==> flow/design.v <==
`timescale 1ns/1ps
module pic_buffer_v2 #(
    parameter DSIZE = 8,
    parameter IMAGE_WIDTH = 256,
    parameter IMAGE_LENGTH= 256,
    parameter BUFFER_SIZE = IMAGE_WIDTH*2+3
) (
	input               clk, 
    input               rst_n,
    input               frame_start,
    input               shift,
	input  [DSIZE-1:0]  sr_in,
    output rng_flag,
    output              sr_pixel_valid,
    output [DSIZE-1:0]  sr_pixel_0, sr_pixel_1, sr_pixel_2,
    output [DSIZE-1:0]  sr_pixel_3, sr_pixel_4, sr_pixel_5,
    output [DSIZE-1:0]  sr_pixel_6, sr_pixel_7, sr_pixel_8 
);
localparam IMAGE_SIZE           = IMAGE_WIDTH*IMAGE_LENGTH;
localparam ISIZE                = $clog2(IMAGE_SIZE+1);
localparam STARTING_OFFSET      = IMAGE_WIDTH+1;
localparam BUFFER_TOP_OFFSET    = IMAGE_WIDTH+2-1;
localparam BUFFER_BOT_OFFSET    = IMAGE_SIZE-IMAGE_WIDTH-1;
localparam WSIZE                = $clog2(IMAGE_WIDTH+1);
localparam CSIZE                = $clog2(STARTING_OFFSET);
localparam TOP_LIMIT = 2*IMAGE_WIDTH-1;
localparam BOT_LIMIT = IMAGE_SIZE-IMAGE_WIDTH-1;
reg [DSIZE-1:0] sr [BUFFER_SIZE-1:0];
reg 			sr_valid;
reg [ISIZE-1:0] image_counter;
reg [WSIZE-1:0] column_counter;
reg [CSIZE-1:0] offset_counter;
wire bottom_shift;
wire init_tag,t_tag,rm_tag,b_tag,r_tag,cm_tag,l_tag;
reg activate_rng;
assign rng_flag = activate_rng;
always @(posedge clk, negedge rst_n) begin
    if (!rst_n) begin
        activate_rng    <= 1'b0;
    end else begin
        if (offset_counter == IMAGE_WIDTH || offset_counter == IMAGE_WIDTH + 1) begin
            activate_rng <= 1'b1;
        end else if (!shift) begin
            activate_rng <= 1'b0;
        end
    end
end
always @(posedge clk, negedge rst_n) begin
    if (!rst_n) begin
        image_counter   <=  'd0;
        column_counter  <=  'd0;
        offset_counter <='d0;
        sr_valid        <= 1'b0;
    end else if (frame_start) begin
        image_counter       <=  'd0;
        offset_counter      <=  'd0;
        column_counter      <=  'd0;
        sr_valid            <= 1'b0;
    end else if ((shift) && (offset_counter <  STARTING_OFFSET)) begin
        sr_valid            <= 1'b0;
        image_counter       <=  'd0;
        column_counter      <=  'd0;
        if (offset_counter == STARTING_OFFSET-1) begin
            offset_counter  <= STARTING_OFFSET;
        end else begin
            offset_counter  <= offset_counter + 'd1;
        end
    end else if (((shift || bottom_shift) && init_tag) && (image_counter != IMAGE_SIZE)) begin
        sr_valid <= 1'b1;
        image_counter <= image_counter + 1;
        if ( column_counter == IMAGE_WIDTH) begin
            column_counter <= 'd1;
        end else begin
            column_counter <= column_counter+ 1;
        end
    end else if ((image_counter == IMAGE_SIZE)) begin
        sr_valid <= 1'b0;
        image_counter <=  'd0;
    end
end
integer n;
always @ (posedge clk)begin
    for (n = BUFFER_SIZE-1; n>0; n = n-1) begin
        sr[n] <= sr[n-1];
    end
    if (shift == 1'b1) begin
        sr[0] <= sr_in;
    end else begin
        sr[0] <= 'd0;
    end
end
assign sr_pixel_valid = sr_valid;
assign bottom_shift = sr_valid && image_counter >= IMAGE_SIZE - IMAGE_WIDTH - 1 && image_counter  <= IMAGE_SIZE;
assign init_tag = offset_counter == STARTING_OFFSET;
assign l_tag    = sr_valid && column_counter == 'd1;
assign r_tag    = sr_valid && column_counter == IMAGE_WIDTH;
assign t_tag    = sr_valid && image_counter  <= 0+IMAGE_WIDTH;
assign b_tag    = sr_valid && image_counter  >= IMAGE_SIZE - IMAGE_WIDTH + 1 && image_counter  <= IMAGE_SIZE;
assign cm_tag   = sr_valid && !(r_tag || l_tag);
assign rm_tag   = sr_valid && !(t_tag || b_tag);
assign sr_pixel_0 = 
(t_tag)?(   
        (r_tag)?    (sr[IMAGE_WIDTH * 1 + 2]):
        (cm_tag)?   (sr[IMAGE_WIDTH * 1 + 2]):
                    (sr[IMAGE_WIDTH * 1 + 1]) 
):(
(rm_tag)?(
        (r_tag)?    (sr[IMAGE_WIDTH * 2 + 2]):
        (cm_tag)?   (sr[IMAGE_WIDTH * 2 + 2]):
                    (sr[IMAGE_WIDTH * 2 + 1]) 
):(
(b_tag)?(
        (r_tag)?    (sr[IMAGE_WIDTH * 2 + 2]):
        (cm_tag)?   (sr[IMAGE_WIDTH * 2 + 2]):
                    (sr[IMAGE_WIDTH * 2 + 1]) 
):('d0)
));
assign sr_pixel_1 = 
(t_tag)?(   
        (r_tag)?    (sr[IMAGE_WIDTH * 1 + 1]):
        (cm_tag)?   (sr[IMAGE_WIDTH * 1 + 1]):
                    (sr[IMAGE_WIDTH * 1 + 1]) 
):(
(rm_tag)?(
        (r_tag)?    (sr[IMAGE_WIDTH * 2 + 1]):
        (cm_tag)?   (sr[IMAGE_WIDTH * 2 + 1]):
                    (sr[IMAGE_WIDTH * 2 + 1]) 
):(
(b_tag)?(
        (r_tag)?    (sr[IMAGE_WIDTH * 2 + 1]):
        (cm_tag)?   (sr[IMAGE_WIDTH * 2 + 1]):
                    (sr[IMAGE_WIDTH * 2 + 1]) 
):('d0)
));
assign sr_pixel_2 = 
(t_tag)?(   
        (r_tag)?    (sr[IMAGE_WIDTH * 1 + 1]):
        (cm_tag)?   (sr[IMAGE_WIDTH * 1 + 0]):
                    (sr[IMAGE_WIDTH * 1 + 0]) 
):(
(rm_tag)?(
        (r_tag)?    (sr[IMAGE_WIDTH * 2 + 1]):
        (cm_tag)?   (sr[IMAGE_WIDTH * 2 + 0]):
                    (sr[IMAGE_WIDTH * 2 + 0]) 
):(
(b_tag)?(
        (r_tag)?    (sr[IMAGE_WIDTH * 2 + 1]):
        (cm_tag)?   (sr[IMAGE_WIDTH * 2 + 0]):
                    (sr[IMAGE_WIDTH * 2 + 0]) 
):('d0)
));
assign sr_pixel_3 = 
(t_tag)?(   
        (r_tag)?    (sr[IMAGE_WIDTH * 1 + 2]):
        (cm_tag)?   (sr[IMAGE_WIDTH * 1 + 2]):
                    (sr[IMAGE_WIDTH * 1 + 1]) 
):(
(rm_tag)?(
        (r_tag)?    (sr[IMAGE_WIDTH * 1 + 2]):
        (cm_tag)?   (sr[IMAGE_WIDTH * 1 + 2]):
                    (sr[IMAGE_WIDTH * 1 + 1]) 
):(
(b_tag)?(
        (r_tag)?    (sr[IMAGE_WIDTH * 1 + 2]):
        (cm_tag)?   (sr[IMAGE_WIDTH * 1 + 2]):
                    (sr[IMAGE_WIDTH * 1 + 1]) 
):('d0)
));
assign sr_pixel_4 = sr[IMAGE_WIDTH * 1 + 1]; 
assign sr_pixel_5 = 
(t_tag)?(   
        (r_tag)?    (sr[IMAGE_WIDTH * 1 + 1]):
        (cm_tag)?   (sr[IMAGE_WIDTH * 1 + 0]):
                    (sr[IMAGE_WIDTH * 1 + 0]) 
):(
(rm_tag)?(
        (r_tag)?    (sr[IMAGE_WIDTH * 1 + 1]):
        (cm_tag)?   (sr[IMAGE_WIDTH * 1 + 0]):
                    (sr[IMAGE_WIDTH * 1 + 0]) 
):(
(b_tag)?(
        (r_tag)?    (sr[IMAGE_WIDTH * 1 + 1]):
        (cm_tag)?   (sr[IMAGE_WIDTH * 1 + 0]):
                    (sr[IMAGE_WIDTH * 1 + 0]) 
):('d0)
));
assign sr_pixel_6 = 
(t_tag)?(   
        (r_tag)?    (sr[IMAGE_WIDTH * 0 + 2]):
        (cm_tag)?   (sr[IMAGE_WIDTH * 0 + 2]):
                    (sr[IMAGE_WIDTH * 0 + 1]) 
):(
(rm_tag)?(
        (r_tag)?    (sr[IMAGE_WIDTH * 0 + 2]):
        (cm_tag)?   (sr[IMAGE_WIDTH * 0 + 2]):
                    (sr[IMAGE_WIDTH * 0 + 1]) 
):(
(b_tag)?(
        (r_tag)?    (sr[IMAGE_WIDTH * 1 + 2]):
        (cm_tag)?   (sr[IMAGE_WIDTH * 1 + 2]):
                    (sr[IMAGE_WIDTH * 1 + 1]) 
):('d0)
));
assign sr_pixel_7 = 
(t_tag)?(   
        (r_tag)?    (sr[IMAGE_WIDTH * 0 + 1]):
        (cm_tag)?   (sr[IMAGE_WIDTH * 0 + 1]):
                    (sr[IMAGE_WIDTH * 0 + 1]) 
):(
(rm_tag)?(
        (r_tag)?    (sr[IMAGE_WIDTH * 0 + 1]):
        (cm_tag)?   (sr[IMAGE_WIDTH * 0 + 1]):
                    (sr[IMAGE_WIDTH * 0 + 1]) 
):(
(b_tag)?(
        (r_tag)?    (sr[IMAGE_WIDTH * 1 + 1]):
        (cm_tag)?   (sr[IMAGE_WIDTH * 1 + 1]):
                    (sr[IMAGE_WIDTH * 1 + 1]) 
):('d0)
));
assign sr_pixel_8 = 
(t_tag)?(   
        (r_tag)?    (sr[IMAGE_WIDTH * 0 + 1]):
        (cm_tag)?   (sr[IMAGE_WIDTH * 0 + 0]):
                    (sr[IMAGE_WIDTH * 0 + 0]) 
):(
(rm_tag)?(
        (r_tag)?    (sr[IMAGE_WIDTH * 0 + 1]):
        (cm_tag)?   (sr[IMAGE_WIDTH * 0 + 0]):
                    (sr[IMAGE_WIDTH * 0 + 0]) 
):(
(b_tag)?(
        (r_tag)?    (sr[IMAGE_WIDTH * 1 + 1]):
        (cm_tag)?   (sr[IMAGE_WIDTH * 1 + 0]):
                    (sr[IMAGE_WIDTH * 1 + 0]) 
):('d0)
 ));
endmodule
clock: 3.83 ns
lec_check: 0
abc_area: 1
cap_margin: 10
cell_pad_in_sites_detail_placement: 2
core_aspect_ratio: 1.42
core_margin: 2
core_utilization: 26
cts_cluster_diameter: 203
hold_slack_margin: -0.04
min_routing_layer: met1
place_density_lb_addon: 0.16
slew_margin: 40
synth_memory_max_bits: 16384
run.sh (not shown) runs the stock make flow with config.mk's settings and CLKGATE_MAP_FILE=.
Then changed:
CAP_MARGIN = 20   (was 10)
CELL_PAD_IN_SITES_DETAIL_PLACEMENT = default   (was 2)
CORE_ASPECT_RATIO = default   (was 1.42)
CORE_UTILIZATION = 72   (was 26)
CTS_CLUSTER_DIAMETER = 379   (was 203)
CTS_CLUSTER_SIZE = 97   (was default)
HOLD_SLACK_MARGIN = default   (was -0.04)
MIN_ROUTING_LAYER = default   (was met1)
PLACE_DENSITY = 0.36   (was default)
PLACE_DENSITY_LB_ADDON = default   (was 0.16)
SLEW_MARGIN = 20   (was 40)
TNS_END_PERCENT = 5   (was default)
clock period = 2.48 ns   (was 3.83 ns; I/O delays follow)
What happened: The changed run stopped in clock tree synthesis; die size shrinks by well over a third; area after synthesis is unchanged; synthesized cell count is unchanged.
Then changed:
CORE_ASPECT_RATIO = 0.5   (was default)
CTS_CLUSTER_DIAMETER = 313   (was 379)
CTS_CLUSTER_SIZE = 100   (was 97)
HOLD_SLACK_MARGIN = 0.28   (was default)
PLACE_DENSITY = default   (was 0.36)
PLACE_DENSITY_LB_ADDON = 0.0   (was default)
SETUP_SLACK_MARGIN = 0.23   (was default)
clock period = 1.51 ns   (was 2.48 ns; I/O delays follow)
After rerunning:
- Now the flow never finished: it broke off in detailed placement
- synthesized cell count stays the same
- die area stays flat
- area after synthesis does not change
Then changed:
ABC_AREA = default   (was 1)
CORE_ASPECT_RATIO = default   (was 0.5)
CORE_UTILIZATION = 70   (was 72)
CTS_CLUSTER_DIAMETER = 54   (was 313)
CTS_CLUSTER_SIZE = 24   (was 100)
HOLD_SLACK_MARGIN = default   (was 0.28)
MAX_ROUTING_LAYER = met4   (was default)
PLACE_DENSITY = 0.6   (was default)
PLACE_DENSITY_LB_ADDON = default   (was 0.0)
SETUP_SLACK_MARGIN = default   (was 0.23)
TNS_END_PERCENT = default   (was 5)
clock period = 4.16 ns   (was 1.51 ns; I/O delays follow)
What happened:
- This time the run completed with no timing, DRC or antenna violations
- area after synthesis barely changes
- die area went up by 2.4%
- synthesized cell count went down by about 4%
Then changed:
CTS_CLUSTER_DIAMETER = default   (was 54)
CTS_CLUSTER_SIZE = 48   (was 24)
MAX_ROUTING_LAYER = default   (was met4)
clock period = 3.62 ns   (was 4.16 ns; I/O delays follow)
This time the run ended with an error in clock tree synthesis; synthesized area is unchanged; die size does not change; synthesized cell count is unchanged.
Then changed:
ABC_AREA = 1   (was default)
CORE_ASPECT_RATIO = 0.83   (was default)
CORE_UTILIZATION = 72   (was 70)
CTS_CLUSTER_SIZE = default   (was 48)
PLACE_DENSITY = 0.66   (was 0.6)
clock period = 2.7 ns   (was 3.62 ns; I/O delays follow)
What happened: The new run stopped in clock tree synthesis; synthesized cell count went up by 4.3%; die area went down by 2.5%; area after synthesis is about the same.

========
Starts from the design.v that is shown in full above.
export LEC_CHECK = 0
export CAP_MARGIN = 20
export CORE_MARGIN = 2
export CORE_UTILIZATION = 50
export PLACE_DENSITY = 0.6
export SLEW_MARGIN = 20
export SYNTH_MEMORY_MAX_BITS = 16384
create_clock -name core_clock -period 4.6 [get_ports {clk}]
The first run completed without violations.
Next try:
ABC_AREA = 1   (was default)
CORE_ASPECT_RATIO = 0.5   (was default)
CORE_UTILIZATION = 72   (was 50)
CTS_CLUSTER_DIAMETER = 313   (was default)
CTS_CLUSTER_SIZE = 100   (was default)
SETUP_SLACK_MARGIN = 0.23   (was default)
TNS_END_PERCENT = 5   (was default)
clock period = 1.51 ns   (was 4.6 ns; I/O delays follow)
Now the flow never finished: it broke off in detailed placement (3_5_place_dp) (DPL-0033).
Area after synthesis hardly moves.
Synthesized cell count is higher by a few percent.
Die area fell by a quarter to a third.
Next try:
CORE_ASPECT_RATIO = default   (was 0.5)
CTS_CLUSTER_DIAMETER = 383   (was 313)
CTS_CLUSTER_SIZE = 96   (was 100)
PLACE_DENSITY = 0.42   (was 0.6)
SETUP_SLACK_MARGIN = 0.37   (was 0.23)
clock period = 2.48 ns   (was 1.51 ns; I/O delays follow)
Result:
- The new run did not get past detailed placement (3_5_place_dp), error DPL-0033
- synthesized area does not change
- synthesized cell count does not change
- die size hardly moves
Next try:
CTS_CLUSTER_DIAMETER = 199   (was 383)
CTS_CLUSTER_SIZE = 10   (was 96)
PLACE_DENSITY = default   (was 0.42)
PLACE_DENSITY_LB_ADDON = 0.14   (was default)
SETUP_SLACK_MARGIN = default   (was 0.37)
TNS_END_PERCENT = default   (was 5)
clock period = 3.25 ns   (was 2.48 ns; I/O delays follow)
Now the flow did not get past clock tree synthesis (4_1_cts) on DPL-0033. Synthesized cell count stays the same. Die size stays the same. Synthesized area is unchanged.

========
Setup of quartz:
RTL: the design.v shown in full above, as it stands there.
make LEC_CHECK=0 CAP_MARGIN=20 CORE_MARGIN=2 CORE_UTILIZATION=43 PLACE_DENSITY=0.6 SLEW_MARGIN=20 SYNTH_MEMORY_MAX_BITS=16384 finish   # period 4.47 ns
Per the final summary, quartz finished and its layout is clean on timing, DRC and antenna.
What cedar does differently from quartz at the input level:
Settings: putting TNS_END_PERCENT at 5 where nothing was set; putting CORE_ASPECT_RATIO at 0.5 where nothing was set; putting CTS_CLUSTER_DIAMETER at 373 where nothing was set; swapping 43 for 72 in CORE_UTILIZATION; putting CTS_CLUSTER_SIZE at 100 where nothing was set; putting PLACE_DENSITY_LB_ADDON at 0.0 where nothing was set; putting SETUP_SLACK_MARGIN at 0.23 where nothing was set; clearing PLACE_DENSITY, which used to be 0.6; putting ABC_AREA at 1 where nothing was set; swapping 4.47 for 1.51 in the clock period (ns, I/O delays scaled along).
- cedar did not finish; the tool stopped in detailed placement (3_5_place_dp) with error DPL-0033.
- Diff cedar..quartz | post-synthesis adder-cell area fraction | negligible
- Area fraction in mux cells, cedar and quartz: smaller value in cedar
- As of cedar, synthesized cell count had risen by a few percent compared to quartz.
- Higher floorplan row count among cedar and quartz: quartz
- Delta (cedar minus quartz): register area share after synthesis lower, global placer's final weighted congestion shows an increase of 8.7%, die size went down by 40%, chip area from the yosys synthesis statistics did not really move.
- Relative to quartz, cell count listed in synth_stat.txt increased by 199 in cedar.
- The post-synthesis share of cell area spent on and, or, nand and nor gates of cedar exceeds that of quartz by 0.83 points.
Modified inputs, garnet compared to cedar
Settings: a change of CORE_UTILIZATION from 72 to 50; a deleted TNS_END_PERCENT that had been 5; a deleted ABC_AREA that had been 1; a deleted CORE_ASPECT_RATIO that had been 0.5; a deleted CTS_CLUSTER_DIAMETER that had been 373; a deleted PLACE_DENSITY_LB_ADDON that had been 0.0; a deleted SETUP_SLACK_MARGIN that had been 0.23; an added PLACE_DENSITY of 0.6; a deleted CTS_CLUSTER_SIZE that had been 100; a change of the clock period (ns, I/O delays scaled along) from 1.51 to 4.47.
Results
garnet finished every stage and its layout cleared the timing, design-rule and antenna checks.
The flow ended early for cedar: it failed with a tool error in detailed placement (3_5_place_dp).
Starting density of the core down 23 points in garnet wrt cedar
Flip-flop and latch count after synthesis: cedar vs garnet identical
Number of cells in the yosys synthesis report on garnet is down relative to cedar.
diff inputs: garnet => nickel
Settings: CTS_CLUSTER_SIZE: unset -> 96; TNS_END_PERCENT: unset -> 20; ABC_AREA: unset -> 1; PLACE_DENSITY: 0.6 -> 0.42; CORE_UTILIZATION: 50 -> 72; CTS_CLUSTER_DIAMETER: unset -> 383; CORE_ASPECT_RATIO: unset -> 0.5; the clock period (ns, I/O delays scaled along): 4.47 -> 2.48.
Notes after the runs:
nickel did not run to completion, as it errored out during detailed placement (3_5_place_dp). Re synthesized cell count: nickel and garnet aren't equal, and the higher value belongs to nickel. [compare] base=garnet new=nickel: post-synthesis xor/xnor area fraction about even; count of instantiated cells in the yosys netlist rose 199. Comparing nickel and garnet, the higher area fraction in mux cells is on garnet. Relative to garnet, height of the chip decreased by about 40% in nickel. Diff nickel..garnet | synthesized chip area reported by yosys | negligible. Diff garnet -> nickel | number of different library cells in the post-synthesis netlist | down by more than a quarter.
